$ cat flow/design.v
module ALU_16_bit(
input wire [15:0] A,
input wire [15:0] B,
input wire [3:0] ALU_FUN,
input wire clk,
output reg [15:0] ALU_OUT,
output reg Carry_Flag,
output reg Arith_Flag,
output reg Logic_Flag,
output reg CMP_Flag,
output reg Shift_Flag
);
reg [15:0] ALU_OUT_Comb;
always @ (*)
 begin
  Arith_Flag = 0;
  Logic_Flag = 0;
  CMP_Flag = 0;
  Shift_Flag = 0;
  Carry_Flag = 0;
  case (ALU_FUN)
    4'b0000: begin
	          {Carry_Flag, ALU_OUT_Comb} = A + B;
	          Arith_Flag = 1; 
			 end
	4'b0001: begin 
	          {Carry_Flag, ALU_OUT_Comb} = A - B;
	          Arith_Flag = 1;
 			 end
	4'b0010: begin 
	          ALU_OUT_Comb = A * B;
	          Arith_Flag = 1; 
			 end
	4'b0011: begin
	          if (B != 16'b0)
	           begin
			    ALU_OUT_Comb = A / B;
				Arith_Flag = 1;
			   end
			  else
			   begin
			    ALU_OUT_Comb = 16'b0;
				Arith_Flag = 1;
			   end
			 end
	4'b0100: begin 
	          ALU_OUT_Comb = A & B;
	          Logic_Flag = 1; 
			 end
	4'b0101: begin
	          ALU_OUT_Comb = A | B;
	          Logic_Flag = 1;
			 end
	4'b0110: begin 
	          ALU_OUT_Comb = ~ (A & B);
	          Logic_Flag = 1;
			 end
	4'b0111: begin
	          ALU_OUT_Comb = ~ (A | B);
	          Logic_Flag = 1;
			 end
	4'b1000: begin
	          ALU_OUT_Comb = A ^ B;
	          Logic_Flag = 1;
			 end
	4'b1001: begin 
	          ALU_OUT_Comb = ~ (A ^ B);
	          Logic_Flag = 1;
			 end
	4'b1010: begin
	          if (A == B)
	           begin
			    ALU_OUT_Comb = 16'b1;
				CMP_Flag = 1;
			   end
			  else
			   begin
			    ALU_OUT_Comb = 16'b0;
				CMP_Flag = 1;
			   end
			 end
	4'b1011: begin
	          if (A > B)
	           begin
			    ALU_OUT_Comb = 16'b10;
				CMP_Flag = 1;
			   end
			  else
			   begin
			    ALU_OUT_Comb = 16'b0;
				CMP_Flag = 1;
			   end
			 end
	4'b1100: begin
	          if (A < B)
	           begin
			    ALU_OUT_Comb = 16'b11;
				CMP_Flag = 1;
			   end
			  else
			   begin
			    ALU_OUT_Comb = 16'b0;
				CMP_Flag = 1;
			   end
			 end
	4'b1101: begin 
	          ALU_OUT_Comb = A >> 1 ;
	          Shift_Flag = 1;
			 end
	4'b1110: begin
           	  ALU_OUT_Comb = A << 1 ;
	          Shift_Flag = 1;
			 end
	default: ALU_OUT_Comb = 16'b0;
  endcase
 end
always @ (posedge clk)
 begin
  ALU_OUT <= ALU_OUT_Comb;
 end 
endmodule
$ cat flow/run.sh
#!/bin/bash
# the make line also repeats each setting of config.mk as NAME=value (left out here)
make -C /OpenROAD-flow-scripts/flow DESIGN_CONFIG=/design/flow/config.mk WORK_HOME=/design/flow/orfs CLKGATE_MAP_FILE= finish
$ cat flow/config.mk
export PLATFORM = sky130hd
export DESIGN_NAME = ALU_16_bit
export DESIGN_NICKNAME = ALU_16_bit
export VERILOG_FILES = /design/flow/design.v
export SDC_FILE = /design/flow/constraint.sdc
export NUM_CORES = 4
export LEC_CHECK = 0
export CAP_MARGIN = 20
export CORE_MARGIN = 2
export CORE_UTILIZATION = 63
export SLEW_MARGIN = 20
$ cat flow/constraint.sdc
create_clock -name core_clock -period 29.0 [get_ports {clk}]
set_input_delay 5.8000 -clock core_clock [delete_from_list [all_inputs] [get_ports {clk}]]
set_output_delay 5.8000 -clock core_clock [all_outputs]
set_load 0.01 [all_outputs]
==> results of run 1 <==
-- metrics by stage --
step                      std cells  total power, W  worst slack [ns]  utilization, %
after detailed placement       2645        0.000793             -1.98            84.0
after CTS                      2699        0.000857           0.00404            89.1
after global placement         2645        0.000761            -0.837            84.0
after floorplan                1930        0.000519           0.00467               -
-- routing by layer --
layer  GRT overflow  track usage [%]
met1             76             93.9
met2           2700              156
met3             72             82.5
met4            479              116
met5             15             65.0
-- timing repair --
item / CTS
buffers inserted: 48
pin swaps: 77
resized: 136
endpoints found under the setup margin: 1
cloned: 2
==> run notes, run 1 <==
Summary of implementation figures.

Status
The run stopped with a tool error. The flow stopped in global routing. The first error in the log reads "[ERROR GRT-0232] Routing congestion too high. Check the congestion heatmap in the GUI".

Placement
Summing all placed instances gives a cell area of 18400 sq um. The number of I/O port buffers is 57. The HPWL after detailed placement is 48500 um. The placement summary gives the final routability congestion estimate as 1.13.

Synthesis
The dominant combinational cell family by area after synthesis is adder cells. The synth_stat.txt file lists the number of cells as 1930. The fraction of registers with async set/reset is 0%. The post-synthesis share of cell area spent on and-or and or-and gates is 27.8%. The synthesis warning total is 1.

For reference, simple AND, OR, NAND and NOR cells occupy 20.4% of the area reported after synthesis. The sequential element share of the synthesized area is 2.27%. The count of mapped cells out of synthesis is 1930.

The synthesized netlist net count is 2285. The share of the synthesized netlist area taken by xor and xnor gates is 7.00%. A synthesized cell averages 7.32 sq um. The share of synthesized area spent on multiplexers is 2.72%. For reference, the top cells by count after synthesis are 236 x ha_1, 199 x nand2_1, 199 x nor2_1.

In this run the biggest area consumer among cell types represents 20.9% of the synthesized area. By area the synthesized netlist is led by ha_1 21%, fa_1 12%, nand2_1 5.3%, nor2_1 5.3%, inv_1 4.8%. For reference, full adder, half adder and majority cells occupy 32.5% of the area reported after synthesis. The biggest area contributor in the post-synthesis netlist is ha_1. The count of library flops with an enable pin is 0. The most common cell in the synthesized netlist is ha_1. The netlist area before placement is 14100 sq um. In the Yosys stats the netlist draws on 93 distinct library cells.

Looking at the cell usage after synthesis, the top flip-flop cell is dfxtp_1. For this run, the chip area from Yosys synthesis comes to 14100 sq um. Counting flops and latches in the post-synthesis netlist gives 16.

Clocking
CTS added clock buffers totalling 3. The number of levels the H-tree was split into is 1. The CTS root buffer is clkbuf_16. The number of hold buffers added after CTS was 0. The maximum number of buffers from clock root to sink is 2. The clock sink total is 16.

GRT
Across every metal layer, demand over resource in global routing totals 111%. Per the GRT congestion report, total overflow comes to 3342.

Floorplanning
The overall die area is 23600 sq um. The number of placement rows is 54. The vertical extent of the die is 154 um.

The top-level port count is 58. The floorplan utilization is 64.6%. The region available for standard cell placement spans 21900 sq um. The die is 154 um wide.
==> run 2: changes to the inputs <==
- CAP_MARGIN: 20 -> 15
- CORE_UTILIZATION: 63 -> 55
- CTS_CLUSTER_DIAMETER: default -> 338
- CTS_CLUSTER_SIZE: default -> 98
- PLACE_DENSITY: default -> 0.6
- TNS_END_PERCENT: default -> 15
- clock period: 29.0 -> 31.0 ns (I/O delays scaled with it)
==> run notes, run 2 <==
This note records the results obtained with Yosys and OpenROAD.

Placement
The number of I/O port buffers is 57 (unchanged). The post-placement cell area is 16000 sq um (-13%). The HPWL after detailed placement is 45200 um (-6.9%). The routability congestion estimate is 1.06 (-5.8%).

Route
The iteration-0 DRC count of the detailed router is 1720. Per the detail_route report, DRC violations left total 0. Dividing the detail-routed via count by the number of cells gives 6.79. The number of antenna-violating nets in the routed design is 0. Wires add up to 61600 um. The mean routed wirelength per cell is 25.2 um. The total vias in the final route is 16600. According to the report, the first pass of detailed routing completed in 9 iterations.

Synthesis
The sequential element share of the synthesized area was 2.27% (unchanged). The dominant combinational cell family by area after synthesis is adder cells. The number of different library cells in the post-synthesis netlist came to 93 (unchanged).

The fraction of registers with async set/reset came to 0% (unchanged). The count of library flops with an enable pin is 0 (unchanged). The area share of the largest cell type after synthesis is 20.9% (unchanged). The simple-gate portion of the synthesized area was 20.4% (unchanged). The synthesis warning total came to 1 (unchanged).

The yosys stat cell total is 1930 (unchanged). The synthesized area per cell is 7.32 sq um (unchanged). The synthesized netlist net count is 2285 (unchanged). The synthesized flop and latch total was 16 (unchanged). The post-synthesis share of cell area spent on and-or and or-and gates is 27.8% (unchanged). The yosys stat chip area was 14100 sq um (unchanged).

The share of synthesized area spent on multiplexers is 2.72% (unchanged). The share of the synthesized netlist area taken by xor and xnor gates is 7.00% (unchanged). By count the netlist is led by 236 x ha_1, 199 x nand2_1, 199 x nor2_1. The cell type with the largest total area after synthesis is ha_1.

The netlist area before placement is 14100 sq um (unchanged). The count of mapped cells out of synthesis is 1930 (unchanged). The adder-cell share of the synthesized area is 32.5% (unchanged). For this run the top cell type by instance count after synthesis was ha_1. By area the synthesized netlist is led by ha_1 21%, fa_1 12%, nand2_1 5.3%, nor2_1 5.3%, inv_1 4.8%. The flip-flop cell with the highest count after synthesis is dfxtp_1.

Floorplanning
The top-level port count was 58 (unchanged). The number of placement rows came to 58 (+7.4%). The width of the chip is 164 um (+6.8%). The area inside the core boundary is 25200 sq um (+15%). The overall die area came to 27000 sq um (+14%). The floorplan utilization came to 56.1% (-8.4 points). The vertical extent of the die is 164 um (+6.8%).

Min path
The startpoint identified for the worst hold timing path is B[15]. In this run the worst hold path is classified as in2reg. The report gives the cell count of the worst hold path as 4. Hold analysis lists the worst path endpoint as ALU_OUT[1]$_DFF_P_.

Cells and area
Per the layout area report, the register area comes to 320 sq um. The post-synthesis to final-layout area growth is 23.6%. After filler insertion, the fill cell instance count of the layout stands at 2101. The multi-input logic area is 13800 sq um. At the end of the flow, the number of nets in the layout was 2474. After routing the design area is 17500 sq um.

Final timing
Per the finish-stage timing summary, setup violations number 0. The transition time recorded at the tightest slew-check pin is 1.17 ns. The final-report hold violation count is 0. Subtracting the final worst setup slack from the clock period gives 30.48 ns. Final hold analysis gives a worst-case slack of 6.96 ns. For reference, the final report shows the max-slew violation count at 0. The worst path uses 98.3% of the clock period.

The worst slew slack as a fraction of its limit is 22.0%. The timing-limited maximum frequency is 32.8 MHz.

Clocking
The clock sink total is 16 (unchanged). The cell sitting at the root of the clock tree is a clkbuf_16. The number of levels the H-tree was split into is 1 (unchanged). TritonCTS built the clock tree. The maximum number of buffers from clock root to sink is 2 (unchanged). The number of buffers created by CTS is 3 (unchanged). The post-CTS clock slew at the launch and capture registers of the worst setup and hold paths is 0.06 ns.

Critical path
Among cell families on the critical path, the largest total delay comes from AND-OR/OR-AND gates. The timing report notes that buffer and inverter cells on the critical path total 12. OpenSTA lists the critical path endpoint as ALU_OUT[0]$_DFF_P_. In this design, the critical path's most frequently occurring cell is buf_4. The largest single stage delay on the critical path is 0.66 ns.

The critical path depth is 118. In this run the worst setup path begins at B[2]. The type of the worst setup path is in2reg. The launching element type of the critical path is an input port. The largest fanout on the critical path is 8. The sort of element at the end of the critical path is a flip-flop.

The required time of the critical path is 31.15 ns. According to the timing report, the arrival time at the worst endpoint equals 30.63 ns. The cell type of the slowest stage on the worst timing path is or4b_2.

GRT
Entering global routing, the biggest net connects 37 pins. The global router reports that the layer with the highest usage is met2. The met1 track utilization from global routing is 52.7%. The first global-routing pass estimated 88200 um of wire.

The sum of overflow across all layers after global routing is 0. The number of global-route vias before repair is 15600. The global-route total usage across every layer is 42.9%. The global-route met3 utilization is 9.85%.

The initial antenna violation count is 1. Routing resource usage on met2 recorded by global route was 68.5%.

Pwr
Sequential cells burn 3.8% of the power. The internal cell power is 0.000339 W. The switching share of power is 55.8%.

Total power normalized to cell area comes to 44.0 nW/um^2. The clock network power consumption is 0.0000320 W. The biggest power consumer among the groups is combinational logic. The power report attributes to the clock group a share of 4.2%. The largest voltage drop on the vdd net is 69.6 uV. Combinational logic is responsible for 92.0% of the overall power. The total sequential power is 0.0000291 W. The power report puts the leakage power at 7.86 nW. In this run the power spent charging and discharging nets is 0.000429 W. Summed over all combinational cells, the power is 0.000707 W.

Run
Max-cap violations in this run came to 0. The number of warnings in the stage logs is 64.

Status
The run finished with no timing, DRC or antenna violations.
## run 2: routing by layer
metal / vias to the layer above / wire [um]
li1: 7321 / -
met1: 7851 / 22700
met3: 316 / 7200
met2: 1152 / 27000
met4: 0 / 4800
met5: - / 0
## run 2: per-stage QoR
| step | total power, W | util (%) | setup TNS (ns) | setup slack, ns | cells |
|---|---|---|---|---|---|
| after detailed placement | 0.000679 | 63.7 | -0.984 | -0.984 | 2403 |
| after CTS | 0.000716 | 64.5 | 0 | 0.0138 | 2408 |
| final | 0.000768 | 69.4 | 0 | 0.517 | 2449 |
| after floorplan | 0.000481 | - | 0 | 0.0720 | 1930 |
| after global routing | 0.000827 | 69.4 | -0.637 | -0.637 | 2449 |
| after global placement | 0.000670 | 63.7 | -0.315 | -0.315 | 2403 |
## run 2: cell type report
type                    count  share of cell area (%)
inverters                 185                    3.98
multi-input cells        1650                    79.0
flip-flops and latches     16                    1.83
well taps                 330                    2.36
repair buffers            263                    12.3
clock buffers               4                   0.509
diodes                      1                  0.0143
## run 2: repair_timing
| item | CTS | global route |
|---|---|---|
| hold buffers | 0 | 0 |
| setup buffers | 1 | 39 |
| endpoints found under the setup margin | 1 | 2 |
| gates cloned | 0 | 1 |
| resized | 23 | 184 |
| pin swaps | 2 | 71 |
==> run 3: changes to the inputs <==
- CAP_MARGIN: 15 -> 20
- CORE_UTILIZATION: 55 -> 65
- CTS_CLUSTER_SIZE: 98 -> default
- PLACE_DENSITY: 0.6 -> default
- SETUP_SLACK_MARGIN: default -> -2.0
- TNS_END_PERCENT: 15 -> 5
- clock period: 31.0 -> 29.2 ns (I/O delays scaled with it)
==> run notes, run 3 <==
This note records the results obtained with Yosys and OpenROAD.

Clocking
TritonCTS built the clock tree. The maximum number of buffers from clock root to sink is 2 (unchanged). The clock sink total is 16 (unchanged). The number of buffers created by CTS is 3 (unchanged).

The number of levels the H-tree was split into is 1 (unchanged). The hold buffer count at CTS is 0 (unchanged). The CTS root buffer is clkbuf_16.

The post-CTS clock slew at the launch and capture registers of the worst setup and hold paths is 0.09 ns (+0.03 ns).

Synthesis
The synthesized netlist net count is 2285 (unchanged). The cell type that accounts for the most area after synthesis is ha_1. The sequential element share of the synthesized area is 2.27% (unchanged). Yosys reports that the most numerous cell types are 236 x ha_1, 199 x nand2_1, 199 x nor2_1.

The synthesized area per cell was 7.32 sq um (unchanged). The share of synthesized area spent on multiplexers is 2.72% (unchanged). The share of the synthesized netlist area taken by xor and xnor gates was 7.00% (unchanged). The number of different library cells in the post-synthesis netlist was 93 (unchanged). The synthesized flop and latch total is 16 (unchanged).

The synthesis warning total is 1 (unchanged). The fraction of registers with async set/reset came to 0% (unchanged). Sorting the synthesis cell report by count puts at the top ha_1. The post-synthesis share of cell area spent on and-or and or-and gates is 27.8% (unchanged).

The count of library flops with an enable pin is 0 (unchanged). The yosys stat cell total is 1930 (unchanged). By area the synthesized netlist is led by ha_1 21%, fa_1 12%, nand2_1 5.3%, nor2_1 5.3%, inv_1 4.8%.

The netlist area before placement was 14100 sq um (unchanged). By area, the combinational part of the netlist is dominated by adder cells. The yosys stat chip area is 14100 sq um (unchanged). The adder-cell share of the synthesized area came to 32.5% (unchanged). The area share of the largest cell type after synthesis is 20.9% (unchanged). The simple-gate portion of the synthesized area is 20.4% (unchanged). The count of mapped cells out of synthesis was 1930 (unchanged).

The flip-flop cell with the highest count after synthesis is dfxtp_1.

Pwr
The clock share of power is 4.0% (-0.2 points). The clock network power consumption is 0.0000356 W (+11%). The switching component of the power is 0.000505 W (+18%). The total sequential power is 0.0000309 W (+6%).

The static leakage power is 8.95 nW (+14%). The group that draws the most power in this run is combinational logic. The power per cell area is 48.1 nW/um^2 (+9.5%). The largest voltage drop on the vdd net is 99.8 uV (+43%). The combinational cell fraction of total power was 92.6% (+0.6 points). The power consumed by combinational cells is 0.000827 W (+17%). The share of power burned in registers is 3.5% (-0.3 points). The switching share of power is 56.5% (+0.65 points).

The internal cell power is 0.000389 W (+15%).

Final timing
The final critical path time including I/O delays and setup is 31.17 ns. The max-slew violation total from the final report is 0 (unchanged). The worst slew slack as a fraction of its limit is 20.4% (-1.6 points). The fraction of the cycle the final worst path needs was 107% (+8.4 points). The smallest setup slack after layout is -1.97 ns (-2.49 ns).

The worst-case hold slack was 6.62 ns (-0.336 ns). The actual slew at the worst max-slew pin was 1.19 ns (+0.0230 ns). The number of setup violations in the final report is 2 (+2).

The timing-limited maximum frequency is 32.1 MHz. The final-report hold violation count is 0 (unchanged).

Floorplanning
The area inside the core boundary is 21200 sq um (-16%). The overall die area was 22900 sq um (-15%). The width of the chip is 151 um (-7.8%). The number of placement rows is 53 (-8.6%). The vertical extent of the die was 151 um (-7.8%).

The top-level port count is 58 (unchanged). The floorplan utilization is 66.8% (+11 points).

Critical path
The worst setup path is of the in2reg kind. The data arrival at the endpoint of the critical path came to 31.31 ns (+0.68 ns). The cell with the most instances on the worst path is ha_1.

The cell family contributing the most delay on the critical path is AND-OR/OR-AND gates. The critical path starts at B[7]. The sort of element at the end of the critical path is a flip-flop.

The critical path depth was 111 (-5.9%). The required time of the critical path came to 29.34 ns (-1.81 ns). The largest fanout on the critical path is 11 (+3). The slowest stage of the critical path is the or4b_2 cell. STA classifies the critical path startpoint as an input port. The longest individual stage delay on the worst path is 0.63 ns (-0.03 ns). The buffers plus inverters on the worst setup path was 8 (-4).

The capturing element of the worst setup path is ALU_OUT[0]$_DFF_P_.

GRT
The global-route total usage across every layer came to 53.3% (+10 points). The global-route wire length before repair is 93900 um (+6.4%). The initial antenna violation count is 4 (+3). The maximum number of pins on one net before global-route repair is 37 (unchanged). The sum of overflow across all layers after global routing came to 0 (unchanged). The number of global-route vias before repair came to 17600 (+13%).

Placement
The number of I/O port buffers came to 57 (unchanged). The post-placement cell area was 18000 sq um (+12%). The routability congestion estimate is 1.11 (+4.0%).

The HPWL after detailed placement came to 45900 um (+1.6%).

Min path
The worst hold path belongs to the class in2reg. The startpoint of the lowest-slack hold path is ALU_FUN[2]. The number of cells on the worst hold path is 6 (+2).

The endpoint of the worst hold path is ALU_OUT[9]$_DFF_P_.

Status
The flow ran to the end, but the layout failed its checks. The checks that failed: setup timing.

Run
The number of maximum-capacitance violations was 0 (unchanged). The number of warnings in the stage logs came to 64 (unchanged).

Route
The mean routed wirelength per cell was 24.5 um (-2.6%). The number of antenna-violating nets in the routed design is 0 (unchanged). The count of unresolved DRC violations after routing is 0 (unchanged). The total vias in the final route came to 18500 (+11%). The total detailed-routing wirelength came to 64600 um (+4.8%). The detailed-router iteration count before antenna repair is 17 (+8). The iteration-0 DRC count of the detailed router is 3002 (+75%).

The detailed-route vias per instance is 7.03 (+3.4%).

Cells and area
The final net count was 2712 (+9.6%). The post-synthesis to final-layout area growth is 31.4%. The post-layout instance area is 18600 sq um (+6.3%).
[run 3: repair_timing]
action | CTS | global route
setup buffers | 0 | 13
gates resized | 0 | 86
endpoints found under the setup margin | 0 | 2
[run 3: area by class of cell]
| class | instances | area, sq um |
|---|---|---|
| Clock buffer | 4 | 88.8 |
| Sequential cell | 16 | 320 |
| Multi-Input combinational cell | 1649 | 13200 |
| Inverter | 185 | 694 |
| Antenna cell | 3 | 7.51 |
| Fill cell | 1163 | 2580 |
| Timing Repair Buffer | 502 | 3910 |
| Tap cell | 275 | 344 |
[run 3: through the flow]
stage	TNS (ns)	worst slack (ns)	utilization, %	power [W]	std cells
floorplan	-1.68	-1.65	-	0.000511	1930
global placement	-0.981	-0.981	85.1	0.000738	2618
detailed placement	-2.28	-1.96	85.1	0.000761	2618
CTS	-1.97	-1.80	85.5	0.000797	2622
global route	-4.22	-2.98	87.8	0.000946	2634
finish	-2.32	-1.97	87.8	0.000894	2634
[run 3: metal layers]
| layer | vias to the layer above | GRT usage (%) | share of wire [%] |
|---|---|---|---|
| li1 | 7810 | - | - |
| met1 | 8319 | 60.4 | 32 |
| met2 | 1715 | 78.1 | 40 |
| met3 | 658 | 23.1 | 16 |
| met4 | 2 | 41.4 | 12 |
| met5 | - | 2.95 | 0.065 |
==> run 4: changes to the inputs <==
- ABC_AREA: default -> 1
- CAP_MARGIN: 20 -> 25
- CELL_PAD_IN_SITES_GLOBAL_PLACEMENT: default -> 0
- CORE_UTILIZATION: 65 -> 72
- CTS_CLUSTER_DIAMETER: 338 -> 112
- CTS_CLUSTER_SIZE: default -> 74
- HOLD_SLACK_MARGIN: default -> 0.3
- MAX_ROUTING_LAYER: default -> met5
- SETUP_SLACK_MARGIN: -2.0 -> default
- TNS_END_PERCENT: 5 -> default
- clock period: 29.2 -> 27.8 ns (I/O delays scaled with it)
==> run notes, run 4 <==
Summary of implementation figures.

Synthesis
The dominant combinational cell family by area after synthesis is adder cells. Ranked by instance count, the synthesized netlist is headed by 561 x nand2_1, 413 x inv_1, 236 x ha_1. The share of the synthesized netlist area taken by xor and xnor gates is 5.28% (-1.7 points). The number of different library cells in the post-synthesis netlist was 63 (-32%). The yosys stat chip area was 14300 sq um (+0.97%). The main area contributors are ha_1 21%, nand2_1 15%, fa_1 12%, inv_1 11%, nand3_1 4.9%. The count of mapped cells out of synthesis is 2265 (+17%). The yosys stat cell total is 2265 (+17%).

The synthesized area per cell came to 6.30 sq um (-14%). The synthesized design spends more area on one cell type than any other, namely ha_1. The netlist area before placement is 14300 sq um (+0.97%). The post-synthesis share of cell area spent on and-or and or-and gates was 16.0% (-12 points).

The count of library flops with an enable pin is 0 (unchanged). The share of synthesized area spent on multiplexers is 0% (-2.7 points). The fraction of registers with async set/reset is 0% (unchanged). The adder-cell share of the synthesized area is 32.2% (-0.31 points). The commonest register cell is dfxtp_1. The synthesized netlist net count is 2620 (+15%). The synthesis warning total is 1 (unchanged). The sequential element share of the synthesized area came to 2.24% (-0.022 points).

The area share of the largest cell type after synthesis is 20.7% (-0.20 points). nand2_1 is the most common cell in the netlist. The synthesized flop and latch total is 16 (unchanged). The simple-gate portion of the synthesized area is 30.7% (+10 points).

Clocking
The maximum number of buffers from clock root to sink is 2 (unchanged). The clock sink total is 16 (unchanged). The CTS root buffer is clkbuf_16. The hold buffer count at CTS came to 0 (unchanged). The number of levels the H-tree was split into is 1 (unchanged). The number of buffers created by CTS is 3 (unchanged).

GRT
The sum of overflow across all layers after global routing is 51. The global-route total usage across every layer is 76.6%.

Placement
The HPWL after detailed placement is 37400 um (-19%). The post-placement cell area is 15700 sq um (-13%). The routability congestion estimate is 1.17 (+5.2%). The worst slack at placement is -1.35 ns (+0.611 ns).

The number of I/O port buffers was 57 (unchanged).

Floorplanning
The area inside the core boundary is 19500 sq um (-8.0%). The number of placement rows is 51 (-3.8%). The top-level port count came to 58 (unchanged).

The width of the chip came to 145 um (-4.4%). The floorplan utilization is 73.3% (+6.5 points). The vertical extent of the die is 145 um (-4.4%). The overall die area came to 21000 sq um (-8.6%).

Status
Progress stopped at global routing. The flow did not finish. The first error in the log reads "[ERROR GRT-0232] Routing congestion too high. Check the congestion heatmap in the GUI".
==> run 4: through the flow <==
step	total power (W)	TNS (ns)	std cells	hold slack [ns]	util, %
2_1_floorplan	0.000456	0	2265	5.77	-
3_3_place_gp	0.000583	-0.519	2625	6.31	80.5
3_5_place_dp	0.000609	-1.38	2625	6.30	80.5
4_1_cts	0.000656	0	2643	6.10	82.8
==> run 4: metal layers <==
metal / GRT usage [%] / GRT overflow
met4: 74.2 / 17
met3: 60.8 / 1
met1: 77.5 / 2
met2: 92.3 / 31
met5: 38.6 / 0
==> run 4: timing repair <==
action                     in CTS
gates resized                  61
buffers inserted               13
pin swaps                      18
setup endpoints to repair       1
cloned                          1
==> run 5: changes to the inputs <==
- ABC_AREA: 1 -> default
- CAP_MARGIN: 25 -> 5
- CELL_PAD_IN_SITES_DETAIL_PLACEMENT: default -> 2
- CELL_PAD_IN_SITES_GLOBAL_PLACEMENT: 0 -> 3
- CORE_ASPECT_RATIO: default -> 0.95
- CORE_UTILIZATION: 72 -> 40
- CTS_CLUSTER_DIAMETER: 112 -> default
- CTS_CLUSTER_SIZE: 74 -> default
- GPL_ROUTABILITY_DRIVEN: default -> 1
- GPL_TIMING_DRIVEN: default -> 0
- HOLD_SLACK_MARGIN: 0.3 -> default
- MAX_ROUTING_LAYER: met5 -> met4
- SLEW_MARGIN: 20 -> 30
- TNS_END_PERCENT: default -> 25
- clock period: 27.8 -> 46.9 ns (I/O delays scaled with it)
==> run notes, run 5 <==
This note records the results obtained with Yosys and OpenROAD.

Status
The flow ran to the end and the layout has no timing, DRC or antenna violations.

Final timing
In the final report, the number of hold violations comes to 0. The worst slew slack as a fraction of its limit is 31.9%. Setup repair after global routing left no endpoint under its margin.

The smallest setup slack after layout is 3.04 ns. For the finished layout, the period the worst path requires is 43.86 ns. Derived from the worst setup path, the maximum achievable clock frequency is 22.8 MHz. Looking at the max-slew report, the worst-margin pin has a slew of 1.02 ns. The fraction of the cycle the final worst path needs is 93.5%.

The setup TNS is 0 ns. The max-slew violation total from the final report is 0. Per the finish-stage timing summary, setup violations number 0.

The worst-case hold slack is 9.93 ns.

GRT
Entering global routing, the biggest net connects 27 pins. The first global-routing pass estimated 104000 um of wire. The sum of overflow across all layers after global routing is 0.

The number of global-route vias before repair is 16800. The initial antenna violation count is 1. The global-route total usage across every layer is 38.1%.

Critical path
The cell family contributing the most delay on the critical path is AND-OR/OR-AND gates. The type of the worst setup path is in2reg. The OpenROAD report gives the critical path a required time of 47.04 ns.

The cell with the most instances on the worst path is ha_1. The capturing element of the worst setup path is ALU_OUT[0]$_DFF_P_. The largest fanout on the critical path is 24. The critical path crosses 119 cells after its start point. The data arrival time reported for the critical path is 44.00 ns. The buffers plus inverters on the worst setup path is 13. The cell type of the slowest stage on the worst timing path is clkdlybuf4s50_1. The launch point of the worst path is B[0].

The worst setup path is captured at a flip-flop. The longest individual stage delay on the worst path is 1.07 ns. STA classifies the critical path startpoint as an input port.

Placement
The HPWL after detailed placement was 55200 um (+48%). The routability congestion estimate is 0.938 (-20%). The post-placement cell area was 15300 sq um (-2.4%).

The worst slack at placement was 2.91 ns (+4.25 ns). The number of I/O port buffers came to 55 (-3.5%).

Cells and area
Summing all multi-input logic gate instances after layout gives 12800 sq um. The post-synthesis to final-layout area growth is 8.98%. Counting the fill cells in the layout gives 4194. Per the layout area report, the register area comes to 320 sq um. The final net count is 2347. The post-layout instance area is 15400 sq um.

Floorplanning
The area inside the core boundary was 35000 sq um (+80%). The vertical extent of the die is 187 um (+29%). The floorplan utilization was 40.3% (-33 points). The width of the chip was 197 um (+36%). The overall die area came to 36800 sq um (+76%).

The number of placement rows is 67 (+31%). The top-level port count came to 58 (unchanged).

Route
For this run, the detailed router's first-pass iteration total came to 5. The total detailed-routing wirelength is 68700 um. The total vias in the final route is 15800. After detailed routing, the number of vias per cell comes to 6.49.

In the final routed layout, each cell accounts on average for 28.1 um. Nets still carrying antenna violations after routing amount to 0. In this run, the number of DRC markers left after iteration 0 of detailed routing was 1011.

The count of unresolved DRC violations after routing is 0.

Pwr
The total sequential power is 0.0000185 W. The power consumed by combinational cells is 0.000452 W. The power report puts the net switching power at 0.000284 W. The clock share of power is 4.2%. The report lists the power per cell area as 31.9 nW/um^2. The switching share of power is 57.7%.

The flow reports power dissipated in the clock network as 0.0000209 W. Registers are responsible for 3.8% of the overall power. The leakage power in the latest report is 6.90 nW. The largest voltage drop on the vdd net is 36.3 uV.

The overall power consumption is 0.000491 W. Per report_power, the combinational group accounts for 92.0% of the total. The internal cell power is 0.000208 W. The biggest power consumer among the groups is combinational logic.

Synthesis
The netlist area before placement is 14100 sq um (-0.96%). The count of mapped cells out of synthesis is 1930 (-15%). The synthesized flop and latch total is 16 (unchanged).

The synthesized area per cell was 7.32 sq um (+16%). The count of library flops with an enable pin is 0 (unchanged). The fraction of registers with async set/reset was 0% (unchanged).

The sequential element share of the synthesized area is 2.27% (+0.022 points). Ranked by total cell area, the synthesized netlist is headed by ha_1 21%, fa_1 12%, nand2_1 5.3%, nor2_1 5.3%, inv_1 4.8%. The most instantiated library cell after synthesis is ha_1. The post-synthesis share of cell area spent on and-or and or-and gates came to 27.8% (+12 points). The share of synthesized area spent on multiplexers is 2.72% (+2.7 points).

The simple-gate portion of the synthesized area is 20.4% (-10 points). The synthesized netlist net count came to 2285 (-13%). After synthesis, the largest family of logic cells by area is adder cells. The adder-cell share of the synthesized area is 32.5% (+0.31 points).

The number of different library cells in the post-synthesis netlist is 93 (+48%). The synthesis warning total is 1 (unchanged). The yosys stat cell total was 1930 (-15%).

Of all cell types, the one taking the most synthesized area is ha_1. By count the netlist is led by 236 x ha_1, 199 x nand2_1, 199 x nor2_1. The area share of the largest cell type after synthesis is 20.9% (+0.20 points).

The yosys stat chip area is 14100 sq um (-0.96%). The share of the synthesized netlist area taken by xor and xnor gates is 7.00% (+1.7 points). Among all flip-flop cells after synthesis, the most frequent one is dfxtp_1.

Clocking
The number of buffers created by CTS is 3 (unchanged). The clock sink total is 16 (unchanged). The TritonCTS clock tree is built. The number of levels the H-tree was split into came to 1 (unchanged).

The CTS root buffer is clkbuf_16. The maximum number of buffers from clock root to sink is 2 (unchanged). The number of gates resized after CTS was 0 (-100%). The post-CTS clock slew at the launch and capture registers of the worst setup and hold paths is 0.07 ns. The hold buffer count at CTS is 0 (unchanged). The post-CTS repair timing setup buffer count is 0 (-13).

Min path
The worst hold path begins at ALU_FUN[0]. The type of the tightest min-delay check is in2reg. The endpoint of the worst hold path is ALU_OUT[11]$_DFF_P_. The number of cells on the worst hold path is 5.

Run
The run reported a max-capacitance violation count of 0. The number of warnings in the stage logs is 64.
run 5: stage by stage:
step                utilization [%]  cells
global route                   43.9   2440
detailed placement             43.6   2435
floorplan                         -   1930
global placement               43.5   2433
finish                         43.9   2440
CTS                            43.9   2439
run 5: area by class of cell:
type / instances / area share, %
multi-input combinational: 1649 / 83.3
inverter: 185 / 4.53
timing repair buffer: 57 / 3.66
tap: 448 / 3.64
buffer: 80 / 2.16
sequential: 16 / 2.08
clock buffer: 4 / 0.577
antenna: 1 / 0.0162
run 5: per-layer routing:
metal | vias to the layer above | GRT usage, % | share of wire [%]
met5 | - | - | 0
met4 | 0 | 14.3 | 4.1
met3 | 134 | 3.35 | 5.1
met2 | 519 | 61.2 | 46
met1 | 8124 | 49.9 | 45
li1 | 7063 | - | -
==> run 6: changes to the inputs <==
- ABC_AREA: default -> 1
- CAP_MARGIN: 5 -> 20
- CELL_PAD_IN_SITES_DETAIL_PLACEMENT: 2 -> default
- CELL_PAD_IN_SITES_GLOBAL_PLACEMENT: 3 -> 2
- CORE_ASPECT_RATIO: 0.95 -> 0.71
- CORE_MARGIN: 2 -> 8
- CORE_UTILIZATION: 40 -> 37
- CTS_CLUSTER_DIAMETER: default -> 112
- CTS_CLUSTER_SIZE: default -> 30
- GPL_ROUTABILITY_DRIVEN: 1 -> 0
- MIN_ROUTING_LAYER: default -> met1
- PLACE_DENSITY: default -> 0.47
- SETUP_SLACK_MARGIN: default -> 3.04
- SLEW_MARGIN: 30 -> 35
- TNS_END_PERCENT: 25 -> 30
- clock period: 46.9 -> 17.6 ns (I/O delays scaled with it)
==> run notes, run 6 <==
This note records the results obtained with Yosys and OpenROAD.

Synthesis
The cell type with the largest total area after synthesis is ha_1. The number of different library cells in the post-synthesis netlist is 63 (-32%). The netlist area before placement is 14300 sq um (+0.97%). Sorting the synthesized cells by area gives the leading types as ha_1 21%, nand2_1 15%, fa_1 12%, inv_1 11%, nand3_1 4.9%. The flip-flop cell with the highest count after synthesis is dfxtp_1. Ranked by instance count, the synthesized netlist is headed by 561 x nand2_1, 413 x inv_1, 236 x ha_1. The share of the synthesized netlist area taken by xor and xnor gates is 5.28% (-1.7 points). The adder-cell share of the synthesized area is 32.2% (-0.31 points). The synthesis warning total is 1 (unchanged). The yosys stat chip area is 14300 sq um (+0.97%). In the post-synthesis netlist, the cell with the most instances is nand2_1. The post-synthesis share of cell area spent on and-or and or-and gates is 16.0% (-12 points). The synthesized flop and latch total is 16 (unchanged). The share of synthesized area spent on multiplexers is 0% (-2.7 points).

The count of library flops with an enable pin was 0 (unchanged). The yosys stat cell total was 2265 (+17%). The synthesized netlist net count is 2620 (+15%). The simple-gate portion of the synthesized area is 30.7% (+10 points). Yosys shows that the main logic family after synthesis is adder cells. The area share of the largest cell type after synthesis came to 20.7% (-0.20 points). The count of mapped cells out of synthesis was 2265 (+17%). The fraction of registers with async set/reset is 0% (unchanged).

The synthesized area per cell is 6.30 sq um (-14%). The sequential element share of the synthesized area is 2.24% (-0.022 points).

Final timing
The final-report hold violation count came to 0 (unchanged). Timing would allow up to 38.9 MHz. Setup repair after global routing could not meet its margin everywhere.

The number of setup violations in the final report is 5 (+5). The smallest setup slack after layout is -8.08 ns (-11.13 ns). The max-slew violation total from the final report is 0 (unchanged). The actual slew at the worst max-slew pin came to 0.979 ns (-0.0410 ns). The final timing report derives a shortest allowable period of 25.68 ns.

The worst-case hold slack is 3.99 ns (-5.94 ns). The worst slew slack as a fraction of its limit is 34.7% (+2.8 points). The fraction of the cycle the final worst path needs was 146% (+52 points).

Clocking
The clock sink total is 16 (unchanged). The maximum number of buffers from clock root to sink came to 2 (unchanged). The post-CTS clock slew at the launch and capture registers of the worst setup and hold paths is 0.07 ns (about the same).

The number of buffers created by CTS was 3 (unchanged). The number of levels the H-tree was split into is 1 (unchanged). TritonCTS built the clock tree. The hold buffer count at CTS is 0 (unchanged).

Clock tree synthesis selected as its root buffer the cell clkbuf_16.

Route
The count of unresolved DRC violations after routing is 0 (unchanged). The total vias in the final route is 16400 (+3.2%). The number of diodes is 0 (-1). The mean routed wirelength per cell came to 20.5 um (-27%). The iteration-0 DRC count of the detailed router was 1296 (+28%). The detailed-router iteration count before antenna repair is 6 (+1).

The number of antenna-violating nets in the routed design came to 0 (unchanged). The detailed-route vias per instance is 5.36 (-17%). The total detailed-routing wirelength was 62500 um (-9.0%).

Critical path
The largest fanout on the critical path is 6 (-75%). The cell type of the slowest stage on the worst timing path is nor4_4. The required time of the critical path was 17.75 ns (-29.29 ns). The cell with the most instances on the worst path is nand2_2. The buffers plus inverters on the worst setup path is 37 (+24). The worst setup path is captured at a flip-flop. The data arrival at the endpoint of the critical path is 25.83 ns (-18.17 ns). The launch point of the worst path is B[0]. The cell family contributing the most delay on the critical path is simple AND/OR/NAND/NOR gates. The longest individual stage delay on the worst path is 0.37 ns (-0.70 ns).

The critical path depth is 174 (+46%). STA classifies the critical path startpoint as an input port. Following the worst setup path forward leads to its endpoint at ALU_OUT[0]$_DFF_P_. The type of the worst setup path is in2reg.

Floorplanning
The overall die area is 45200 sq um (+23%). The top-level port count came to 58 (unchanged). The number of placement rows is 60 (-10%). The vertical extent of the die is 181 um (-3.1%).

The width of the chip came to 249 um (+27%). The floorplan utilization is 37.6% (-2.8 points). The area inside the core boundary came to 38000 sq um (+8.4%).

Cells and area
The post-layout instance area is 20200 sq um (+31%). The post-synthesis to final-layout area growth is 41.8%. The number of fill cells was 3729 (-11%).

The register area is 320 sq um (unchanged). The multi-input logic area is 14600 sq um (+14%). The final net count was 2909 (+24%).

Pwr
The combinational cell fraction of total power is 91.1% (-0.9 points). The total sequential power is 0.0000510 W (+180%). The switching component of the power is 0.000669 W (+140%).

The internal cell power is 0.000557 W (+170%). The clock network power consumption is 0.0000582 W (+180%). The clock share of power came to 4.7% (+0.5 points).

The static leakage power is 10.1 nW (+47%). The group that draws the most power in this run is combinational logic. The power per cell area is 60.6 nW/um^2 (+90%).

The share of power burned in registers came to 4.2% (+0.4 points). The switching share of power is 54.6% (-3.1 points). The power consumed by combinational cells is 0.00112 W (+150%).

The largest voltage drop on the vdd net was 60.8 uV (+68%).

GRT
The initial antenna violation count is 0 (-1). The sum of overflow across all layers after global routing came to 0 (unchanged). The maximum number of pins on one net before global-route repair was 18 (-33%). The global-route total usage across every layer is 27.0% (-11 points). The number of global-route vias before repair is 15700 (-6.5%). The global-route wire length before repair is 93200 um (-11%).

Min path
The startpoint of the lowest-slack hold path is B[9]. The type of the tightest min-delay check is in2reg. Looking at the hold checks, the worst path lands on ALU_OUT[10]$_DFF_P_. The number of cells on the worst hold path is 6 (+1).

Placement
The number of I/O port buffers is 57 (+3.6%). The worst slack at placement was -12.08 ns (-14.99 ns). The post-placement cell area is 16200 sq um (+5.8%). The HPWL after detailed placement is 47500 um (-14%).

Run
The number of maximum-capacitance violations was 0 (unchanged). The number of warnings in the stage logs is 67 (+4.7%).

Status
The run finished, with violations left. The run did not pass the layout checks because of setup timing.
## run 6: cell type report
class | instances | area share, %
multi-input combinational | 1748 | 72.3
timing repair buffer | 284 | 11.8
inverter | 433 | 8.41
tap | 496 | 3.07
buffer | 68 | 2.35
sequential | 16 | 1.58
clock buffer | 4 | 0.439
## run 6: repair_timing
action / in CTS / in global routing
gates cloned: 2 / 2
resized: 324 / 239
setup buffers: 157 / 66
pin swaps: 149 / 198
setup endpoints to repair: 9 / 8
## run 6: stage by stage
stage	instances	util [%]	power [W]	setup TNS, ns
floorplan	2265	-	0.000744	-14.63
global placement	2818	42.6	0.000995	-43.74
detailed placement	2818	42.6	0.00100	-44.10
CTS	2981	49.2	0.00115	-20.43
global route	3049	53.3	0.00136	-28.87
finish	3049	53.3	0.00123	-23.53
## run 6: routing by layer
layer | GRT usage, % | up-vias | share of wire (%)
li1 | - | 7947 | -
met1 | 40.1 | 7804 | 50
met2 | 40.2 | 556 | 42
met3 | 3.31 | 46 | 7.6
met4 | 1.85 | 0 | 0.88
met5 | - | - | 0
==> run 7: changes to the inputs <==
- ABC_AREA: 1 -> default
- CELL_PAD_IN_SITES_GLOBAL_PLACEMENT: 2 -> default
- CORE_ASPECT_RATIO: 0.71 -> default
- CORE_MARGIN: 8 -> 2
- CORE_UTILIZATION: 37 -> 57
- CTS_CLUSTER_DIAMETER: 112 -> default
- CTS_CLUSTER_SIZE: 30 -> default
- GPL_ROUTABILITY_DRIVEN: 0 -> default
- GPL_TIMING_DRIVEN: 0 -> default
- MAX_ROUTING_LAYER: met4 -> default
- MIN_ROUTING_LAYER: met1 -> default
- PLACE_DENSITY: 0.47 -> default
- SETUP_SLACK_MARGIN: 3.04 -> default
- SLEW_MARGIN: 35 -> 20
- TNS_END_PERCENT: 30 -> default
- clock period: 17.6 -> 25.4 ns (I/O delays scaled with it)
==> run notes, run 7 <==
Summary of implementation figures.

Synthesis
The simple-gate portion of the synthesized area came to 20.4% (-10 points). The share of the synthesized netlist area taken by xor and xnor gates is 7.00% (+1.7 points). The count of library flops with an enable pin is 0 (unchanged). The synthesized netlist net count is 2285 (-13%). The cell type with the largest total area after synthesis is ha_1. The sequential element share of the synthesized area came to 2.27% (+0.022 points). The count of mapped cells out of synthesis is 1930 (-15%).

The share of synthesized area spent on multiplexers was 2.72% (+2.7 points). The area share of the largest cell type after synthesis is 20.9% (+0.20 points). The synthesis warning total came to 1 (unchanged). The yosys stat chip area came to 14100 sq um (-0.96%). The synthesized flop and latch total is 16 (unchanged). Yosys shows that the main logic family after synthesis is adder cells. The number of different library cells in the post-synthesis netlist is 93 (+48%). The fraction of registers with async set/reset is 0% (unchanged). The post-synthesis share of cell area spent on and-or and or-and gates came to 27.8% (+12 points). Ranked by instance count, the synthesized netlist is headed by 236 x ha_1, 199 x nand2_1, 199 x nor2_1. Ranked by total cell area, the synthesized netlist is headed by ha_1 21%, fa_1 12%, nand2_1 5.3%, nor2_1 5.3%, inv_1 4.8%. The netlist area before placement is 14100 sq um (-0.96%). The adder-cell share of the synthesized area is 32.5% (+0.31 points).

The yosys stat cell total is 1930 (-15%). The most instantiated library cell after synthesis is ha_1. Post-synth the commonest register cell is dfxtp_1.

The synthesized area per cell is 7.32 sq um (+16%).

Status
The stage where the run came to a stop is global routing. The run stopped with a tool error. The tool reported: "[ERROR GRT-0232] Routing congestion too high. Check the congestion heatmap in the GUI".

Floorplanning
The overall die area came to 26100 sq um (-42%). The vertical extent of the die was 161 um (-11%). The area inside the core boundary came to 24300 sq um (-36%). The number of placement rows is 57 (-5.0%). The top-level port count came to 58 (unchanged). The width of the chip is 161 um (-35%). The floorplan utilization is 58.1% (+21 points).

Placement
The worst slack at placement is -3.64 ns (+8.44 ns). The number of I/O port buffers is 57 (unchanged). The final weighted congestion recorded by global placement is 1.04.

The HPWL after detailed placement is 49200 um (+3.8%).

Clocking
The maximum number of buffers from clock root to sink came to 2 (unchanged). The clock sink total is 16 (unchanged). The CTS root buffer is clkbuf_16.

The hold buffer count at CTS was 0 (unchanged). The number of buffers created by CTS was 3 (unchanged). The number of levels the H-tree was split into was 1 (unchanged).

GRT
Summed over all layers, the global routing overflow is 161. The global-route total usage across every layer is 79.4%.
-- run 7: through the flow --
step / setup TNS (ns) / instances / power [W] / hold slack [ns] / area [sq um]
after floorplan: -1.76 / 1930 / 0.000611 / 5.32 / 15000
after detailed placement: -6.03 / 2685 / 0.000915 / 5.82 / 19000
after global placement: -4.18 / 2685 / 0.000878 / 5.82 / 19000
after CTS: -2.48 / 2793 / 0.000993 / 5.72 / 20400
-- run 7: layer usage --
layer | track usage [%] | GRT overflow
met1 | 77.6 | 3
met2 | 96.0 | 100
met3 | 66.1 | 3
met4 | 80.2 | 55
met5 | 35.2 | 0
-- run 7: what timing repair did --
action,in CTS
buffers inserted,100
endpoints found under the setup margin,3
cloned,4
pin swaps,121
gates resized,172
==> run 8: changes to the inputs <==
- ABC_AREA: default -> 1
- CORE_ASPECT_RATIO: default -> 1.36
- CORE_UTILIZATION: 57 -> 40
- CTS_CLUSTER_DIAMETER: default -> 359
- HOLD_SLACK_MARGIN: default -> -0.03
- TNS_END_PERCENT: default -> 10
- clock period: 25.4 -> 31.0 ns (I/O delays scaled with it)
==> run notes, run 8 <==
This note records the results obtained with Yosys and OpenROAD.

Status
The flow ran to the end and the layout has no timing, DRC or antenna violations.

Placement
The routability congestion estimate is 0.965 (-7.3%). The number of I/O port buffers is 57 (unchanged). The HPWL after detailed placement was 42100 um (-15%). The cell total after placement came to 2741 (+2.1%).

Critical path
The type of the worst setup path is in2reg. The cell type of the slowest stage on the worst timing path is clkdlybuf4s50_1. At the worst endpoint, the required time is 31.15 ns.

Per STA, the startpoint of the critical path is B[3]. The buffers plus inverters on the worst setup path is 27. The sort of element at the end of the critical path is a flip-flop. Per STA, the worst path accumulates the most delay in the family simple AND/OR/NAND/NOR gates.

The launching element type of the critical path is an input port. The largest fanout on the critical path is 12. The critical path runs through a total of 167 cells. The data arrival at the endpoint of the critical path is 29.30 ns. The critical path ends at ALU_OUT[0]$_DFF_P_.

Counting stages on the worst path, the most repeated cell is nand2_1. In this design, the stage delay of the slowest critical-path cell is 0.46 ns.

Route
Across all layers, the routed design uses 15400 vias. The count of unresolved DRC violations after routing is 0. The pre-antenna-repair detailed-routing pass consisted of 5 iterations.

The iteration-0 DRC count of the detailed router is 905. Per the detail_route report, vias per standard cell equal 5.50. For this run, the script counts the antenna cells in the layout as 0. The total detailed-routing wirelength is 54700 um. The number of antenna-violating nets in the routed design is 0.

The mean routed wirelength per cell is 19.6 um.

Floorplanning
The area inside the core boundary is 35100 sq um (+44%). The number of placement rows is 80 (+40%). The floorplan utilization is 40.6% (-17 points). The vertical extent of the die is 224 um (+39%). The width of the chip is 166 um (+2.8%). The top-level port count is 58 (unchanged). The overall die area is 37200 sq um (+43%).

Min path
Looking at the hold checks, the worst path lands on ALU_OUT[14]$_DFF_P_. Checking hold timing, the worst path is listed with class in2reg. The number of cells on the worst hold path is 6.

The startpoint of the lowest-slack hold path is B[13].

Cells and area
The number of fill cells is 3686. The count of cells in the finished layout, fillers not included, comes to 2795. Across the whole layout, storage elements account for 320 sq um. The post-synthesis to final-layout area growth is 14.6%. The final net count is 2700.

The multi-input logic area is 12500 sq um. The final design utilization is 46.5%.

Final timing
Across all checked pins, the minimum headroom to the slew limit is 31.3%. From the final report, the count of setup violators was given as 0. The fraction of the cycle the final worst path needs is 94.0%. The worst-case hold slack is 6.78 ns. Looking at the max-slew report, the worst-margin pin has a slew of 1.03 ns. The max-slew violation total from the final report is 0. The final timing report lists a hold violation count of 0. The flow reports an fmax of 34.3 MHz. The clock period could shrink to 29.15 ns.

Synthesis
Per the synthesis report, the dominant area consumer among library cells is ha_1. The synthesized area per cell is 6.30 sq um (-14%). The adder-cell share of the synthesized area is 32.2% (-0.31 points). In the synthesized netlist, the cells that appear most often are 561 x nand2_1, 413 x inv_1, 236 x ha_1. The simple-gate portion of the synthesized area is 30.7% (+10 points). The post-synthesis share of cell area spent on and-or and or-and gates is 16.0% (-12 points). The number of different library cells in the post-synthesis netlist is 63 (-32%). The count of library flops with an enable pin is 0 (unchanged). The synthesized netlist net count is 2620 (+15%). The count of mapped cells out of synthesis is 2265 (+17%). The most used flip-flop cell after synthesis is dfxtp_1. The dominant combinational cell family by area after synthesis is adder cells. Sorting the synthesized cells by area gives the leading types as ha_1 21%, nand2_1 15%, fa_1 12%, inv_1 11%, nand3_1 4.9%. The netlist area before placement came to 14300 sq um (+0.97%).

The synthesized flop and latch total is 16 (unchanged). The synthesis warning total is 1 (unchanged). The yosys stat chip area is 14300 sq um (+0.97%).

The fraction of registers with async set/reset is 0% (unchanged). The yosys stat cell total is 2265 (+17%). The share of synthesized area spent on multiplexers is 0% (-2.7 points). The sequential element share of the synthesized area is 2.24% (-0.022 points).

The most instantiated library cell after synthesis is nand2_1. The area share of the largest cell type after synthesis is 20.7% (-0.20 points). The share of the synthesized netlist area taken by xor and xnor gates was 5.28% (-1.7 points).

GRT
The met2 track demand over resource in global routing is 50.6%. The met1 track utilization from global routing is 34.3%. The initial antenna violation count came to 0. The number of global-route vias before repair is 15000. The global-route total usage across every layer is 28.4%. Summed over all layers, the global routing overflow is 0. The maximum number of pins on one net before global-route repair is 22. Global routing put the most usage on met2. The first global-routing pass estimated 83100 um of wire. On met3, the global router reports a usage of 2.39%.

Pwr
In the power breakdown, the internal column shows 0.000264 W. The power report shows net switching accounting for 56.3% of the total. The flow reports power dissipated in the clock network as 0.0000335 W. The leakage component of the power was reported as 8.87 nW. Per the summary, power density relative to cell area is 36.9 nW/um^2. The dominant power group in this design is combinational logic. Per the OpenROAD power report, switching power amounts to 0.000340 W. The total sequential power is 0.0000295 W. The largest voltage drop on the vdd net is 32.0 uV. The flow reports that sequential cells draw 4.9% of the design power. The power consumed by combinational cells is 0.000541 W.

The combinational cell fraction of total power is 89.6%. The clock share of power is 5.6%.

Clocking
The number of buffers created by CTS is 3 (unchanged). The maximum number of buffers from clock root to sink is 2 (unchanged). The post-CTS clock slew at the launch and capture registers of the worst setup and hold paths is 0.07 ns. TritonCTS built the clock tree. The clock sink total is 16 (unchanged). The hold buffer count at CTS is 0 (unchanged). Clock tree synthesis selected as its root buffer the cell clkbuf_16. The number of levels the H-tree was split into was 1 (unchanged).

Run
In this run the maximum-capacitance check reported violations numbering 0. The number of warnings in the stage logs is 62.
==> run 8: layer usage <==
layer,vias up,wire [um]
met5,-,0
met4,0,3080
met3,155,2890
met2,531,26500
met1,7181,22200
li1,7494,-
==> run 8: layout make-up <==
class,instances,share of cell area [%]
Multi-Input combinational cell,1749,76.3
Inverter,433,10.1
Timing Repair Buffer,140,7.51
Tap cell,451,3.45
Sequential cell,16,1.96
Clock buffer,4,0.543
Timing Repair inverter,2,0.0918
==> run 8: timing repair <==
| action | CTS | global route |
|---|---|---|
| setup buffers | 0 | 46 |
| endpoints found under the setup margin | 0 | 2 |
| resized | 0 | 113 |
==> run 8: stage by stage <==
stage | TNS (ns) | total power, W | worst slack, ns | instance area, sq um
global placement | 0 | 0.000544 | 0.477 | 15400
finish | 0 | 0.000604 | 1.85 | 16400
floorplan | 0 | 0.000409 | 3.11 | 14300
detailed placement | -0.0614 | 0.000552 | -0.0614 | 15400
global route | -0.236 | 0.000678 | -0.236 | 16400
CTS | 0 | 0.000589 | 0.167 | 15500
==> run 9: changes to the inputs <==
- CORE_ASPECT_RATIO: 1.36 -> default
- CORE_UTILIZATION: 40 -> 57
- CTS_CLUSTER_DIAMETER: 359 -> 27
- CTS_CLUSTER_SIZE: default -> 88
- HOLD_SLACK_MARGIN: -0.03 -> default
- SETUP_SLACK_MARGIN: default -> 5.0
- SLEW_MARGIN: 20 -> 40
- TNS_END_PERCENT: 10 -> default
- clock period: 31.0 -> 17.7 ns (I/O delays scaled with it)
==> run notes, run 9 <==
Summary of implementation figures.

Floorplanning
The area inside the core boundary is 24500 sq um (-30%). The number of placement rows was 57 (-29%). The top-level port count came to 58 (unchanged).

The floorplan utilization was 58.3% (+18 points). The overall die area was 26300 sq um (-29%). The width of the chip is 162 um (-2.3%). The vertical extent of the die is 162 um (-28%).

Synthesis
The synthesized area per cell is 6.30 sq um (unchanged). The cell type with the largest total area after synthesis is ha_1. The share of synthesized area spent on multiplexers is 0% (unchanged). The count of mapped cells out of synthesis was 2265 (unchanged).

The flip-flop cell with the highest count after synthesis is dfxtp_1. Ranked by instance count, the synthesized netlist is headed by 561 x nand2_1, 413 x inv_1, 236 x ha_1. The yosys stat cell total came to 2265 (unchanged). By area the synthesized netlist is led by ha_1 21%, nand2_1 15%, fa_1 12%, inv_1 11%, nand3_1 4.9%. The post-synthesis share of cell area spent on and-or and or-and gates is 16.0% (unchanged).

The count of library flops with an enable pin is 0 (unchanged). The synthesis warning total is 1 (unchanged). In the post-synthesis netlist, the cell with the most instances is nand2_1.

The fraction of registers with async set/reset came to 0% (unchanged). The sequential element share of the synthesized area is 2.24% (unchanged). The number of different library cells in the post-synthesis netlist came to 63 (unchanged). The netlist area before placement is 14300 sq um (unchanged). The adder-cell share of the synthesized area is 32.2% (unchanged). The area share of the largest cell type after synthesis came to 20.7% (unchanged). For reference, the top logic cell family by area is adder cells. The synthesized netlist net count is 2620 (unchanged). The yosys stat chip area was 14300 sq um (unchanged).

The synthesized flop and latch total is 16 (unchanged). The simple-gate portion of the synthesized area came to 30.7% (unchanged). The share of the synthesized netlist area taken by xor and xnor gates came to 5.28% (unchanged).

Status
The flow stopped in global routing. The run stopped with a tool error. The first error in the log reads "[ERROR GRT-0232] Routing congestion too high. Check the congestion heatmap in the GUI".

Placement
The cell total after placement came to 3062 (+12%). The worst slack at placement was -8.30 ns (-8.24 ns). The number of I/O port buffers was 57 (unchanged).

The post-placement cell area was 19300 sq um (+25%). The HPWL after detailed placement is 44300 um (+5.3%). The routability congestion estimate came to 1.03 (+6.8%).

Clocking
The clock sink total is 16 (unchanged). The number of levels the H-tree was split into is 1 (unchanged). The number of buffers created by CTS came to 3 (unchanged).

The maximum number of buffers from clock root to sink is 2 (unchanged). Looking at the clock tree report, the root buffer type is clkbuf_16.

GRT
The sum of overflow across all layers after global routing is 241. Global routing used 79.4% of the available tracks.
[run 9: metrics by stage]
stage / util [%] / hold slack (ns)
2_1_floorplan: - / 3.75
3_3_place_gp: 78.8 / 4.29
4_1_cts: 87.3 / 4.00
3_5_place_dp: 78.8 / 4.29
[run 9: timing repair]
item                                   in CTS
pin swaps                                 195
gates resized                             286
hold buffers                                0
cloned                                      4
setup endpoints to repair                   9
setup buffers                             115
endpoints found under the hold margin       0
[run 9: layer usage]
| layer | GRT overflow | GRT usage [%] |
|---|---|---|
| met1 | 6 | 77.5 |
| met2 | 145 | 97.1 |
| met3 | 11 | 65.0 |
| met4 | 78 | 79.3 |
| met5 | 1 | 34.8 |
==> run 10: changes to the inputs <==
- ABC_AREA: 1 -> default
- CORE_UTILIZATION: 57 -> 70
- CTS_CLUSTER_DIAMETER: 27 -> 29
- CTS_CLUSTER_SIZE: 88 -> 37
- HOLD_SLACK_MARGIN: default -> -0.1
- SETUP_SLACK_MARGIN: 5.0 -> default
- SLEW_MARGIN: 40 -> 20
- clock period: 17.7 -> 15.1 ns (I/O delays scaled with it)
==> run notes, run 10 <==
Summary of implementation figures.

Synthesis
In the post-synthesis netlist, the biggest area contributors are ha_1 21%, fa_1 12%, nand2_1 5.3%, nor2_1 5.3%, inv_1 4.8%. The adder-cell share of the synthesized area is 32.5% (+0.31 points). The most instantiated library cell after synthesis is ha_1. The cell type with the largest total area after synthesis is ha_1.

The count of mapped cells out of synthesis came to 1930 (-15%). The synthesized flop and latch total is 16 (unchanged). The synthesized netlist net count is 2285 (-13%). The area share of the largest cell type after synthesis was 20.9% (+0.20 points). The yosys stat chip area was 14100 sq um (-0.96%).

The synthesis warning total is 1 (unchanged). The synthesized area per cell is 7.32 sq um (+16%). The share of the synthesized netlist area taken by xor and xnor gates is 7.00% (+1.7 points).

The number of different library cells in the post-synthesis netlist is 93 (+48%). The post-synthesis share of cell area spent on and-or and or-and gates is 27.8% (+12 points). The netlist area before placement was 14100 sq um (-0.96%). Looking at the cell usage after synthesis, the top flip-flop cell is dfxtp_1.

The fraction of registers with async set/reset is 0% (unchanged). Sorting the synthesized cells by how often they occur yields 236 x ha_1, 199 x nand2_1, 199 x nor2_1. The sequential element share of the synthesized area is 2.27% (+0.022 points). The share of synthesized area spent on multiplexers is 2.72% (+2.7 points). The count of library flops with an enable pin is 0 (unchanged). The simple-gate portion of the synthesized area is 20.4% (-10 points). Yosys shows that the main logic family after synthesis is adder cells.

The yosys stat cell total is 1930 (-15%).

Floorplanning
The floorplan utilization came to 71.9% (+14 points). The vertical extent of the die was 146 um (-9.9%). The top-level port count is 58 (unchanged).

The area inside the core boundary is 19700 sq um (-20%). The number of placement rows was 51 (-11%). The overall die area was 21300 sq um (-19%). The width of the chip is 146 um (-9.9%).

Placement
The routability congestion estimate is 1.23 (+19%). The number of I/O port buffers is 57 (unchanged). The worst slack at placement is -13.06 ns (-4.76 ns).

The HPWL after detailed placement is 58400 um (+32%).

Status
The tool reported: "[ERROR DPL-0038] Utilization greater than 100%, impossible to legalize". The flow did not finish. The last stage reached is clock tree synthesis.
-- run 10: per-stage QoR --
stage	setup TNS [ns]	hold slack, ns	std cells	cell area, sq um	power (W)
global placement	-40.06	3.76	2655	19100	0.00146
detailed placement	-52.64	3.78	2655	19100	0.00161
floorplan	-34.93	3.26	1930	15000	0.00103
==> run 11: changes to the inputs <==
- ABC_AREA: default -> 0
- CELL_PAD_IN_SITES_GLOBAL_PLACEMENT: default -> 2
- CORE_ASPECT_RATIO: default -> 1.87
- CORE_UTILIZATION: 70 -> 24
- CTS_CLUSTER_DIAMETER: 29 -> 112
- CTS_CLUSTER_SIZE: 37 -> default
- GPL_ROUTABILITY_DRIVEN: default -> 0
- GPL_TIMING_DRIVEN: default -> 0
- HOLD_SLACK_MARGIN: -0.1 -> 0.13
- MAX_ROUTING_LAYER: default -> met5
- MIN_ROUTING_LAYER: default -> met2
- PLACE_DENSITY_LB_ADDON: default -> 0.12
- SLEW_MARGIN: 20 -> 35
- TNS_END_PERCENT: default -> 30
- clock period: 15.1 -> 32.2 ns (I/O delays scaled with it)
==> run notes, run 11 <==
This note records the results obtained with Yosys and OpenROAD.

Critical path
The cell type of the slowest stage on the worst timing path is or4b_2. STA classifies the critical path endpoint as a flip-flop. The cell family contributing the most delay on the critical path is AND-OR/OR-AND gates. The cell with the most instances on the worst path is ha_1.

In the setup report, the worst path falls into the class in2reg. The launching element type of the critical path is an input port. According to the timing report, the data required time at the worst endpoint equals 32.37 ns. According to the timing report, the critical path is captured at ALU_OUT[0]$_DFF_P_. The script reports the combined buffer and inverter count of the critical path as 13. The longest individual stage delay on the worst path is 0.65 ns. The arrival time of data at the worst endpoint is listed as 31.50 ns. The largest fanout on the critical path is 10. The critical path depth is 119. The launch point of the worst path is B[2].

Synthesis
For reference, the top logic cell family by area is adder cells. The share of the synthesized netlist area taken by xor and xnor gates is 7.00% (unchanged). The synthesized area per cell is 7.32 sq um (unchanged). The share of synthesized area spent on multiplexers is 2.72% (unchanged).

The synthesis report names the predominant flop master as dfxtp_1. For reference, the top cells by count after synthesis are 236 x ha_1, 199 x nand2_1, 199 x nor2_1. The post-synthesis share of cell area spent on and-or and or-and gates is 27.8% (unchanged). The fraction of registers with async set/reset is 0% (unchanged).

The area share of the largest cell type after synthesis is 20.9% (unchanged). The netlist area before placement is 14100 sq um (unchanged). The main area contributors are ha_1 21%, fa_1 12%, nand2_1 5.3%, nor2_1 5.3%, inv_1 4.8%.

The most instantiated library cell after synthesis is ha_1. The yosys stat chip area is 14100 sq um (unchanged). The synthesized netlist net count is 2285 (unchanged). The adder-cell share of the synthesized area is 32.5% (unchanged).

The count of library flops with an enable pin is 0 (unchanged). The synthesis warning total is 1 (unchanged). The number of different library cells in the post-synthesis netlist is 93 (unchanged).

The simple-gate portion of the synthesized area is 20.4% (unchanged). The sequential element share of the synthesized area was 2.27% (unchanged). The synthesized flop and latch total is 16 (unchanged). The count of mapped cells out of synthesis came to 1930 (unchanged). The yosys stat cell total is 1930 (unchanged). The largest total area in the synthesized netlist belongs to ha_1.

Status
The run finished with no timing, DRC or antenna violations.

Floorplanning
The number of placement rows is 121 (+140%). The overall die area is 60900 sq um (+190%). The floorplan utilization was 24.2% (-48 points). The vertical extent of the die is 336 um (+130%).

The area inside the core boundary was 58300 sq um (+200%). The top-level port count came to 58 (unchanged). The width of the chip is 181 um (+24%).

Pwr
The switching component of the power is 0.000526 W. The clock network power consumption is 0.0000326 W. Of the total power, combinational logic draws 93.2%. IR analysis of the VDD net gives a maximum drop of 92.3 uV.

The biggest power consumer among the groups is combinational logic. The static leakage power is 7.98 nW. The share of total power dissipated in sequential elements is 3.1%.

The clock share of power is 3.7%. The flow reported a cell area power density of 46.7 nW/um^2. The internal cell power is 0.000344 W.

The power consumed by combinational cells is 0.000810 W. For the sequential group, total power comes out at 0.0000267 W. The switching portion of total power comes to 60.5%. The overall power consumption is 0.000870 W.

Route
The mean routed wirelength per cell is 28.6 um. For this run, the detailed router reports a per-instance via density of 7.73. The count of unresolved DRC violations after routing is 0. Once detail routing completed, the nets flagged for antenna violations numbered 0. The violation tally recorded at the end of detailed-routing iteration 0 is 5105. The total detailed-routing wirelength is 82300 um. The detailed-router iteration count before antenna repair is 14. Summing over every cut layer, the via total after detailed routing is 22200.

Clocking
The clock sink total is 16. The number of levels the H-tree was split into is 1. In this run the deepest clock path goes through 2 buffers.

The number of buffers created by CTS is 3. The timing report gives the clock slew at the launch and capture registers of the worst setup and hold paths as 0.07 ns. In this run the clock root is driven by a clkbuf_16. TritonCTS built the clock tree. In this run, post-CTS hold repair placed 0 buffers.

Cells and area
The non-filler instance count after layout is 2875. Cells fill 31.9% of the core in the end. The final net count is 2481. The post-synthesis to final-layout area growth is 31.7%.

Final timing
Derived from the worst setup path, the maximum achievable clock frequency is 31.9 MHz. In the finished design, the share of the clock period the worst path needs comes to 97.3%. Checking max transition, the worst relative margin is 27.1%.

The routed design could run at a clock period as short as 31.33 ns. For reference, the final report shows the max-slew violation count at 0. Per the finish-stage timing summary, setup violations number 0. The final-report hold violation count is 0. The actual slew at the worst max-slew pin is 1.09 ns.

Min path
The worst hold path terminates at ALU_OUT[0]$_DFF_P_. Along the worst hold path, the cell count comes to 4. The type of the tightest min-delay check is in2reg. The startpoint of the lowest-slack hold path is ALU_FUN[0].

GRT
The initial antenna violation count is 1. The global-route wire length before repair is 115000 um. The number of global-route vias before repair is 23800. Global routing consumed, over all layers together, 40.3% of the routing resources. Entering global routing, the biggest net connects 27 pins. The sum of overflow across all layers after global routing is 0.

Run
The number of maximum-capacitance violations is 0. The number of warnings in the stage logs is 63.

Placement
The HPWL after detailed placement is 62800 um (+7.5%). The cell total after placement is 2729 (+2.8%). The number of I/O port buffers is 55 (-3.5%).
## run 11: cell type report
cell class	instances	area (sq um)
fillers	6270	39700
multi-input cells	1649	14400
repair buffers	192	1660
well taps	738	923
inverters	185	712
plain buffers	79	497
flip-flops and latches	16	320
clock buffers	4	88.8
diodes	12	30.0
## run 11: layer usage
layer / vias to the layer above / track usage (%) / part of all wire [%]
li1: 7298 / - / -
met1: 7469 / - / 0
met2: 6519 / 52.7 / 51
met3: 931 / 43.1 / 33
met4: 12 / 16.0 / 16
met5: - / 9.20 / 0.54
## run 11: what timing repair did
item	in CTS	in global routing
resized	178	185
setup endpoints to repair	4	2
setup buffers	71	60
pin swaps	51	80
## run 11: metrics by stage
step                      instance area, sq um  hold WS [ns]  setup TNS (ns)  setup slack, ns
after global routing                     18600          7.02          -0.105           -0.105
final                                    18600          6.96               0            0.874
after CTS                                17200          6.95               0          0.00654
after floorplan                          14100          6.68               0            0.748
after global placement                   15600          7.18          -28.11           -10.47
after detailed placement                 15800          7.17          -18.00            -7.98
Power and IR drop assume default switching activity.
